==> flow/design.v (excerpt) <==
module breakout(
    input  clk,
    input  rst,
    input  rota,
    input  rotb,
    input  de,
    output red,
    output green,
    output blue,
    output hsync,
    output vsync
    );
Size in the first run: roughly 10 I/O pins, about 12,000 um^2 of cells after synthesis.
Settings: LEC_CHECK=0, ABC_AREA=1, CAP_MARGIN=20, CELL_PAD_IN_SITES_DETAIL_PLACEMENT=2, CELL_PAD_IN_SITES_GLOBAL_PLACEMENT=3, CORE_ASPECT_RATIO=1.49, CORE_MARGIN=10, CORE_UTILIZATION=31, CTS_CLUSTER_DIAMETER=213, CTS_CLUSTER_SIZE=91, GPL_ROUTABILITY_DRIVEN=0, GPL_TIMING_DRIVEN=1, PLACE_DENSITY=0.82, SLEW_MARGIN=20, TNS_END_PERCENT=95; clock period 15.1 ns.
run.sh (not shown) runs the stock make flow with config.mk's settings and CLKGATE_MAP_FILE=.
Rerun with:
- CELL_PAD_IN_SITES_DETAIL_PLACEMENT: 2 -> unset
- CTS_CLUSTER_SIZE: 91 -> unset
- PLACE_DENSITY: 0.82 -> unset
- PLACE_DENSITY_LB_ADDON: unset -> 0.26
- SLEW_MARGIN: 20 -> 5
- TNS_END_PERCENT: 95 -> 50
After rerunning:
- The new run finished with timing, DRC and antenna clean
- via count shrinks by 5.2%
- power falls by 1.8%
- clock power decreases by about 3%
- final cell count is about the same
- count of clock-buffer cells in the layout fell by 1
- area after synthesis does not change

========
breakout again, from the RTL that the note above started with.
Settings: LEC_CHECK=0, CAP_MARGIN=20, CORE_ASPECT_RATIO=1.99, CORE_MARGIN=2, CORE_UTILIZATION=56, CTS_CLUSTER_DIAMETER=391, CTS_CLUSTER_SIZE=48, PLACE_DENSITY=0.35, SLEW_MARGIN=35; clock period 40.0 ns.
The baseline passed the timing, design-rule and antenna checks.
Rerun with:
--- a/flow/config.mk
+++ b/flow/config.mk
@@ -9 +8,0 @@
-export CORE_ASPECT_RATIO = 1.99
@@ -11,5 +10,2 @@
-export CORE_UTILIZATION = 56
-export CTS_CLUSTER_DIAMETER = 391
-export CTS_CLUSTER_SIZE = 48
-export PLACE_DENSITY = 0.35
-export SLEW_MARGIN = 35
+export CORE_UTILIZATION = 72
+export SLEW_MARGIN = 20
==> flow/constraint.sdc (replaced) <==
create_clock -name core_clock -period 8.42 [get_ports {clk}]
set_input_delay 1.6840 -clock core_clock [delete_from_list [all_inputs] [get_ports {clk}]]
set_output_delay 1.6840 -clock core_clock [all_outputs]
set_load 0.01 [all_outputs]
The new run passed the timing, design-rule and antenna checks. Total power came out higher to 4.9 times its value. Area after synthesis is unchanged. Die area is lower by 22%.
Rerun with:
--- a/flow/config.mk
+++ b/flow/config.mk
@@ -10 +10 @@
-export CORE_UTILIZATION = 72
+export CORE_UTILIZATION = 38
==> flow/constraint.sdc (replaced) <==
create_clock -name core_clock -period 13.3 [get_ports {clk}]
set_input_delay 2.6600 -clock core_clock [delete_from_list [all_inputs] [get_ports {clk}]]
set_output_delay 2.6600 -clock core_clock [all_outputs]
set_load 0.01 [all_outputs]
Cell area came out higher by 2.0%; via count went down by 2.0%; clock-buffer cell count rose by 1; flip-flop count is unchanged; first-iteration DRC count falls by about 36%; die size is higher by about 90%; clock skew rises by 0.0037 ns; worst setup slack gains 4.0 ns; synthesized cell count stays the same; area after synthesis does not change.
Rerun with:
--- a/flow/config.mk
+++ b/flow/config.mk
@@ -8 +8 @@
-export CAP_MARGIN = 20
+export CAP_MARGIN = 30
@@ -10 +10 @@
-export CORE_UTILIZATION = 38
+export CORE_UTILIZATION = 68
==> flow/constraint.sdc (replaced) <==
create_clock -name core_clock -period 22.6 [get_ports {clk}]
set_input_delay 4.5200 -clock core_clock [delete_from_list [all_inputs] [get_ports {clk}]]
set_output_delay 4.5200 -clock core_clock [all_outputs]
set_load 0.01 [all_outputs]
=> Sequential share of layout area grows by 0.51 points. Wire length shrinks by 1.9%. Utilization grows by 33 points. Global-route usage grows by 14 points. First-iteration DRC count grows by about 11%. Design area shrinks by 1.6%. Worst setup slack improved by 7.3 ns.

========
build 74:
breakout again, from the RTL that the note above started with.
==> flow/config.mk <==
export PLATFORM = sky130hd
export DESIGN_NAME = breakout
export DESIGN_NICKNAME = breakout
export VERILOG_FILES = /design/flow/design.v
export SDC_FILE = /design/flow/constraint.sdc
export NUM_CORES = 4
export LEC_CHECK = 0
export ABC_AREA = 0
export CAP_MARGIN = 20
export CORE_MARGIN = 2
export CORE_UTILIZATION = 31
export CTS_CLUSTER_DIAMETER = 396
export CTS_CLUSTER_SIZE = 96
export GPL_ROUTABILITY_DRIVEN = 1
export GPL_TIMING_DRIVEN = 1
export PLACE_DENSITY_LB_ADDON = 0.06
export SETUP_SLACK_MARGIN = 1.39
export SLEW_MARGIN = 25
==> flow/constraint.sdc <==
create_clock -name core_clock -period 18.1 [get_ports {clk}]
set_input_delay 3.6200 -clock core_clock [delete_from_list [all_inputs] [get_ports {clk}]]
set_output_delay 3.6200 -clock core_clock [all_outputs]
set_load 0.01 [all_outputs]
Build 74 finished every step from synthesis to the final layout, and the layout passed the timing, design-rule and antenna checks.
> inputs changed (build 74 -> build 46)
Settings: CTS_CLUSTER_DIAMETER: 396 -> 213; CTS_CLUSTER_SIZE: 96 -> unset; CORE_ASPECT_RATIO: unset -> 1.05; SLEW_MARGIN: 25 -> 5; GPL_ROUTABILITY_DRIVEN: 1 -> 0; CORE_MARGIN: 2 -> 10; PLACE_DENSITY_LB_ADDON: 0.06 -> 0.26.
Results
Build 46 vs. build 74: areal power density over the cells went up by 1.4 nW/um^2.
Per the comparison of build 46 with build 74, worst setup slack for register-to-register paths saw an increase; fmax shows an increase of 2.7 MHz; clock group share of total power went up; final-layout clock buffer total rose by 1.
Total of plain and repair buffers excluding clock buffers went down by more than 10% going from build 74 to build 46.
Input-level comparison between build 51 and build 46:
Settings: PLACE_DENSITY now 0.39, previously not set; GPL_ROUTABILITY_DRIVEN now 1, was 0; CORE_MARGIN now 7, was 10; CTS_CLUSTER_SIZE now 83, previously not set; CORE_ASPECT_RATIO no longer set, was 1.05; TNS_END_PERCENT now 35, previously not set; CTS_CLUSTER_DIAMETER now 187, was 213; SLEW_MARGIN now 25, was 5; CORE_UTILIZATION now 57, was 31; PLACE_DENSITY_LB_ADDON no longer set, was 0.26.
==> comparison <==
- Diff build 46..build 51 | proportion of power drawn by combinational gates | negligible
- Comparing build 51 and build 46, switching power is lower on build 46.
- Delta (build 51 minus build 46): final cycle utilization of the critical path shrank by 1.0 points; fraction of the core area covered by cells at the end of the flow grew by 29 points; via count grew by 264.
- Overall power after layout: build 51 vs build 46 — no meaningful difference
- Per the comparison of build 51 with build 46, total routed wire length on the met1 layer now smaller, number of placement rows now smaller.

========
breakout again, from the RTL that the note above started with.
export LEC_CHECK = 0
export ABC_AREA = 1
export CAP_MARGIN = 20
export CELL_PAD_IN_SITES_DETAIL_PLACEMENT = 2
export CELL_PAD_IN_SITES_GLOBAL_PLACEMENT = 1
export CORE_MARGIN = 5
export CORE_UTILIZATION = 40
export CTS_CLUSTER_SIZE = 37
export GPL_TIMING_DRIVEN = 0
export HOLD_SLACK_MARGIN = -0.1
export MIN_ROUTING_LAYER = met1
export SLEW_MARGIN = 25
export TNS_END_PERCENT = 70
create_clock -name core_clock -period 13.4 [get_ports {clk}]
Next try:
ABC_AREA = default   (was 1)
CELL_PAD_IN_SITES_DETAIL_PLACEMENT = default   (was 2)
CELL_PAD_IN_SITES_GLOBAL_PLACEMENT = default   (was 1)
CORE_MARGIN = 2   (was 5)
CORE_UTILIZATION = 24   (was 40)
CTS_CLUSTER_SIZE = default   (was 37)
GPL_TIMING_DRIVEN = default   (was 0)
HOLD_SLACK_MARGIN = default   (was -0.1)
MIN_ROUTING_LAYER = default   (was met1)
SLEW_MARGIN = 20   (was 25)
TNS_END_PERCENT = default   (was 70)
clock period = 57.6 ns   (was 13.4 ns; I/O delays follow)
Result: Cell count goes down by 16%; total power goes down by 78%; global-route usage goes down by 14 points; die size goes up by 37%; wire length goes down by 35%; worst hold slack degrades by 0.012 ns; register-to-register slack improves by 44 ns; cell area goes down by 9.3%; core utilization goes down by 17 points; setup slack improves by 35 ns; clock power goes down by 78%.

========
breakout again, from the RTL that the note above started with.
make LEC_CHECK=0 ABC_AREA=0 CAP_MARGIN=20 CORE_MARGIN=2 CORE_UTILIZATION=71 CTS_CLUSTER_DIAMETER=256 CTS_CLUSTER_SIZE=54 GPL_ROUTABILITY_DRIVEN=1 GPL_TIMING_DRIVEN=1 MAX_ROUTING_LAYER=met4 PLACE_DENSITY=0.65 SETUP_SLACK_MARGIN=-0.59 SLEW_MARGIN=25 finish   # period 7.73 ns
Change:
- CORE_UTILIZATION: 71 -> 31
- CTS_CLUSTER_DIAMETER: 256 -> 99
- CTS_CLUSTER_SIZE: 54 -> default
- MAX_ROUTING_LAYER: met4 -> default
- PLACE_DENSITY: 0.65 -> 0.5
- SETUP_SLACK_MARGIN: -0.59 -> 1.39
- clock period: 7.73 -> 18.1 ns (I/O delays scaled with it)
Routed wire length grows by 10%.
Count of clock-buffer cells in the layout does not change.
Design area grows by 2.4%.
First-iteration DRC count shrinks by 23%.
Clock skew is about the same.
Power shrinks by 58%.
Clock power shrinks by 59%.
Flip-flop count stays the same.
Change:
- ABC_AREA: 0 -> 1
- CORE_UTILIZATION: 31 -> 72
- PLACE_DENSITY: 0.5 -> default
- PLACE_DENSITY_LB_ADDON: default -> 0.01
- SETUP_SLACK_MARGIN: 1.39 -> -0.12
- clock period: 18.1 -> 7.37 ns (I/O delays scaled with it)
After rerunning: The new run passed the timing, design-rule and antenna checks; critical path depth is unchanged; cell count goes up by about a fifth; via count goes up by a quarter to a third; combinational power goes up to 3.1 times its value; die area goes down by well over a third; utilization goes up by 43 points; power goes up to 2.6 times its value; count of clock-buffer cells in the layout is unchanged; wire length goes up by a little under a tenth; setup slack loses 7.4 ns; cell area goes up by a little under a tenth.
Change:
- CORE_UTILIZATION: 72 -> 61
- PLACE_DENSITY: default -> 0.64
- PLACE_DENSITY_LB_ADDON: 0.01 -> default
- SETUP_SLACK_MARGIN: -0.12 -> 1.39
What happened: Worst hold slack hardly moves; routed wire length decreases by 1.5%; area after synthesis is unchanged; utilization falls by 12 points; cell area is about the same; non-clock buffer count falls by 1; setup slack gets better by 0.053 ns.

========
Starting RTL as in the previous note.
clock: 7.37 ns
lec_check: 0
abc_area: 1
cap_margin: 40
core_aspect_ratio: 1.32
core_margin: 2
core_utilization: 72
cts_cluster_size: 10
hold_slack_margin: 0.28
place_density: 0.4
setup_slack_margin: 2.08
slew_margin: 40
The starting point ran to the end with no violations.
Then changed:
- CAP_MARGIN: 40 -> 20
- CORE_ASPECT_RATIO: 1.32 -> default
- CTS_CLUSTER_DIAMETER: default -> 90
- CTS_CLUSTER_SIZE: 10 -> default
- HOLD_SLACK_MARGIN: 0.28 -> default
- PLACE_DENSITY: 0.4 -> default
- PLACE_DENSITY_LB_ADDON: default -> 0.01
- SETUP_SLACK_MARGIN: 2.08 -> 1.95
- SLEW_MARGIN: 40 -> 20
After rerunning: The new run ran to the end with no violations; worst setup slack gets worse by 0.14 ns; final cell count hardly moves; via count hardly moves.
Then changed:
- CAP_MARGIN: 20 -> 15
- CTS_CLUSTER_DIAMETER: 90 -> 202
- CTS_CLUSTER_SIZE: default -> 70
- GPL_ROUTABILITY_DRIVEN: default -> 0
Die size is unchanged.
Combinational power hardly moves.
Register-to-register slack is worse by 0.06 ns.
Setup slack is better by 0.024 ns.
Power rose by 1.1%.
Global-route usage fell by 0.52 points.
Synthesized area does not change.
Wire length fell by 3.7%.
Design area is about the same.
Hold slack barely changes.
First-iteration DRC count fell by 2.0%.
Then changed:
- CAP_MARGIN: 15 -> 20
- CORE_UTILIZATION: 72 -> 70
- CTS_CLUSTER_DIAMETER: 202 -> default
- CTS_CLUSTER_SIZE: 70 -> 17
- GPL_ROUTABILITY_DRIVEN: 0 -> default
- PLACE_DENSITY_LB_ADDON: 0.01 -> 0.15
Clock skew stays flat.
Final cell count barely changes.
Clock-buffer cell count is unchanged.
Core utilization is lower by 1.2 points.
Setup slack is better by 0.029 ns.
Die area is higher by a few percent.
Hold slack hardly moves.
Sequential cell count does not change.
Area after synthesis stays the same.
Then changed:
- CTS_CLUSTER_SIZE: 17 -> 16
- PLACE_DENSITY_LB_ADDON: 0.15 -> 0.16
=> Worst setup slack is worse by 0.010 ns; core utilization fell by 0.30 points; die size does not change; clock skew rose by 0.0075 ns; wire length rose by about 0.54%; design area fell by about 0.4%; maximum frequency is about the same.

========
Starting RTL as in the previous note.
Settings: LEC_CHECK=0, ABC_AREA=1, CAP_MARGIN=30, CORE_MARGIN=2, CORE_UTILIZATION=68, HOLD_SLACK_MARGIN=0.3, SETUP_SLACK_MARGIN=-1.27, SLEW_MARGIN=20; clock period 16.3 ns.
Then changed:
==> flow/config.mk (replaced) <==
export PLATFORM = sky130hd
export DESIGN_NAME = breakout
export DESIGN_NICKNAME = breakout
export VERILOG_FILES = /design/flow/design.v
export SDC_FILE = /design/flow/constraint.sdc
export NUM_CORES = 4
export LEC_CHECK = 0
export CAP_MARGIN = 20
export CORE_MARGIN = 2
export CORE_UTILIZATION = 64
export SLEW_MARGIN = 20
==> flow/constraint.sdc (replaced) <==
create_clock -name core_clock -period 13.3 [get_ports {clk}]
set_input_delay 2.6600 -clock core_clock [delete_from_list [all_inputs] [get_ports {clk}]]
set_output_delay 2.6600 -clock core_clock [all_outputs]
set_load 0.01 [all_outputs]
Effect: The new run went through all stages and came out clean. Routed wire length falls by 13%. Total power rises by 17%. Sequential share of layout area rises by 3.1 points. Hold slack degrades by 0.0064 ns.

========
Starting RTL as in the previous note.
==> flow/design.v (excerpt) <==
module breakout(
    input  clk,
    input  rst,
    input  rota,
    input  rotb,
    input  de,
    output red,
    output green,
    output blue,
    output hsync,
    output vsync
    );
make LEC_CHECK=0 ABC_AREA=1 CAP_MARGIN=20 CELL_PAD_IN_SITES_DETAIL_PLACEMENT=2 CELL_PAD_IN_SITES_GLOBAL_PLACEMENT=1 CORE_MARGIN=5 CORE_UTILIZATION=40 GPL_TIMING_DRIVEN=0 HOLD_SLACK_MARGIN=0.28 MIN_ROUTING_LAYER=met2 SLEW_MARGIN=20 TNS_END_PERCENT=70 finish   # period 40.0 ns
The baseline went through all stages and came out clean.
Then changed:
==> flow/config.mk (replaced) <==
export PLATFORM = sky130hd
export DESIGN_NAME = breakout
export DESIGN_NICKNAME = breakout
export VERILOG_FILES = /design/flow/design.v
export SDC_FILE = /design/flow/constraint.sdc
export NUM_CORES = 4
export LEC_CHECK = 0
export CAP_MARGIN = 20
export CORE_ASPECT_RATIO = 1.99
export CORE_MARGIN = 2
export CORE_UTILIZATION = 56
export CTS_CLUSTER_DIAMETER = 391
export CTS_CLUSTER_SIZE = 48
export PLACE_DENSITY = 0.35
export SETUP_SLACK_MARGIN = 4.79
export SLEW_MARGIN = 0
export TNS_END_PERCENT = 40
The new run passed the timing, design-rule and antenna checks.
Worst setup slack degrades by 95 ps.
Final area goes down by 12%.
Routed wire length goes down by 35%.
Sequential cell count stays the same.
Non-clock buffer count goes down by 29.
Utilization goes up by 18 points.
Combinational power goes down by 35%.
Sequential power is about the same.
Final cell count goes down by 31%.
Sequential share of layout area goes up by 3.7 points.
Global-route usage goes down by 9.7 points.

========
Setup of exp/indigo:
Starting RTL as in the previous note.
Settings: LEC_CHECK=0, ABC_AREA=1, CAP_MARGIN=5, CORE_ASPECT_RATIO=0.83, CORE_MARGIN=2, CORE_UTILIZATION=72, CTS_CLUSTER_DIAMETER=90, CTS_CLUSTER_SIZE=72, GPL_ROUTABILITY_DRIVEN=0, HOLD_SLACK_MARGIN=0.28, MAX_ROUTING_LAYER=met4, PLACE_DENSITY_LB_ADDON=0.01, SETUP_SLACK_MARGIN=2.18, SLEW_MARGIN=20; clock period 7.37 ns.
For exp/zinc, these inputs were changed with respect to exp/indigo:
- CTS_CLUSTER_DIAMETER: 90 -> 202
- CTS_CLUSTER_SIZE: 72 -> unset
- GPL_ROUTABILITY_DRIVEN: 0 -> unset
- CAP_MARGIN: 5 -> 20
- HOLD_SLACK_MARGIN: 0.28 -> unset
- CORE_ASPECT_RATIO: 0.83 -> unset
- SETUP_SLACK_MARGIN: 2.18 -> 1.95
- MAX_ROUTING_LAYER: met4 -> unset
--- outcome ---
- exp/zinc: all stages complete, timing, DRC and antenna checks passed
- Of exp/zinc and exp/indigo, the lower part of the power in the clock network belongs to exp/indigo.
- When exp/zinc is measured against exp/indigo, its smallest hold slack turns out 0.0091 ns higher.
- On share of the cycle needed by the critical path after routing, the lower figure sits with exp/indigo, not exp/zinc.
- When the final numbers for exp/zinc and exp/indigo were put side by side, the total track usage turned out to be greater in exp/indigo.
- Looking at exp/zinc and exp/indigo, the post-place instance area is a wash.
For exp/umber, these inputs were changed with respect to exp/zinc:
- CTS_CLUSTER_DIAMETER: 202 -> unset
- PLACE_DENSITY_LB_ADDON: 0.01 -> unset
- CTS_CLUSTER_SIZE: unset -> 10
- SETUP_SLACK_MARGIN: 1.95 -> 2.08
Findings:
exp/umber finished end to end and its layout was clean on timing, DRC and antenna.
Status: sequential share of layout area parity (exp/zinc, exp/umber)
Proportion of cell area spent on the clock network delta (exp/umber -> exp/zinc): insignificant
Diff exp/zinc -> exp/umber: final critical-path share of the clock period decreased 1.0 points, cell area after layout increased 74 um^2.
Going from exp/zinc to exp/umber, first-pass GRT wire length now sits higher, number of nets in the layout now sits at about the same level.
Looking at power across exp/umber and exp/zinc, the one that comes out higher is exp/zinc.
Compared with exp/zinc, the detailed router inserted more vias in exp/umber.
Looking at worst hold-check slack, exp/umber sits 0.0095 ns below exp/zinc.
Share of power burned in combinational logic was higher in exp/umber than in exp/zinc.
Side by side, total length of routed wires turned out lower in exp/umber than in exp/zinc.
For exp/raven, these inputs were changed with respect to exp/umber:
- setting PLACE_DENSITY_LB_ADDON to 0.15 for the first time
- changing CTS_CLUSTER_SIZE from 10 to 16
- changing SETUP_SLACK_MARGIN from 2.08 to 1.95
- changing CORE_UTILIZATION from 72 to 70
Results
exp/raven vs exp/umber, first element of the critical path: game_inst.ballY[2] vs game_inst.ballY[0]. [exp/raven vs exp/umber] global-route usage: lower in exp/raven. Diff exp/umber -> exp/raven: net total in the final layout did not really move; maximum operating frequency went down; non-clock buffer count went down; synthesis-to-finish area growth went down.
[inputs] exp/harbor vs exp/raven
- CORE_UTILIZATION changed from 70 to 68
- CTS_CLUSTER_SIZE removed (was 16)
- PLACE_DENSITY_LB_ADDON removed (was 0.15)
Notes after the runs:
On area of the multi-input gates, exp/raven and exp/harbor are basically level.
Core utilization (higher): exp/raven
Re final global-route overflow total: no difference whatsoever between exp/harbor and exp/raven.
Compared with exp/raven, post-layout total power in exp/harbor decreased slightly.
On hold slack, exp/raven and exp/harbor are basically level.
Against exp/raven, smallest setup slack after layout in exp/harbor came out better.
First-pass GRT wire length (higher): exp/harbor
exp/harbor vs exp/raven, beginning of the critical path: signal_generator_inst.xpos[8] vs game_inst.ballY[2]
DRC violation count after routing: exp/raven vs exp/harbor identical
### exp/harbor -> exp/xenon
- CORE_UTILIZATION now 66, was 68
Notes after the runs:
exp/xenon finished all stages; the layout is clean.
Changes observed in exp/xenon relative to exp/harbor: row count rose about 2%, total congestion overflow about even, wire length of the first global-routing pass lower.
Delta (exp/xenon minus exp/harbor): largest voltage drop on the vdd net has decreased; core occupancy in the finished layout has decreased; placement-stage worst setup slack has decreased.
Compared with exp/harbor, exp/xenon is the less power-hungry design.
Looking only at chip footprint, and setting everything else aside, the higher value of exp/xenon and exp/harbor goes to exp/xenon.
Power and IR drop assume default switching activity.
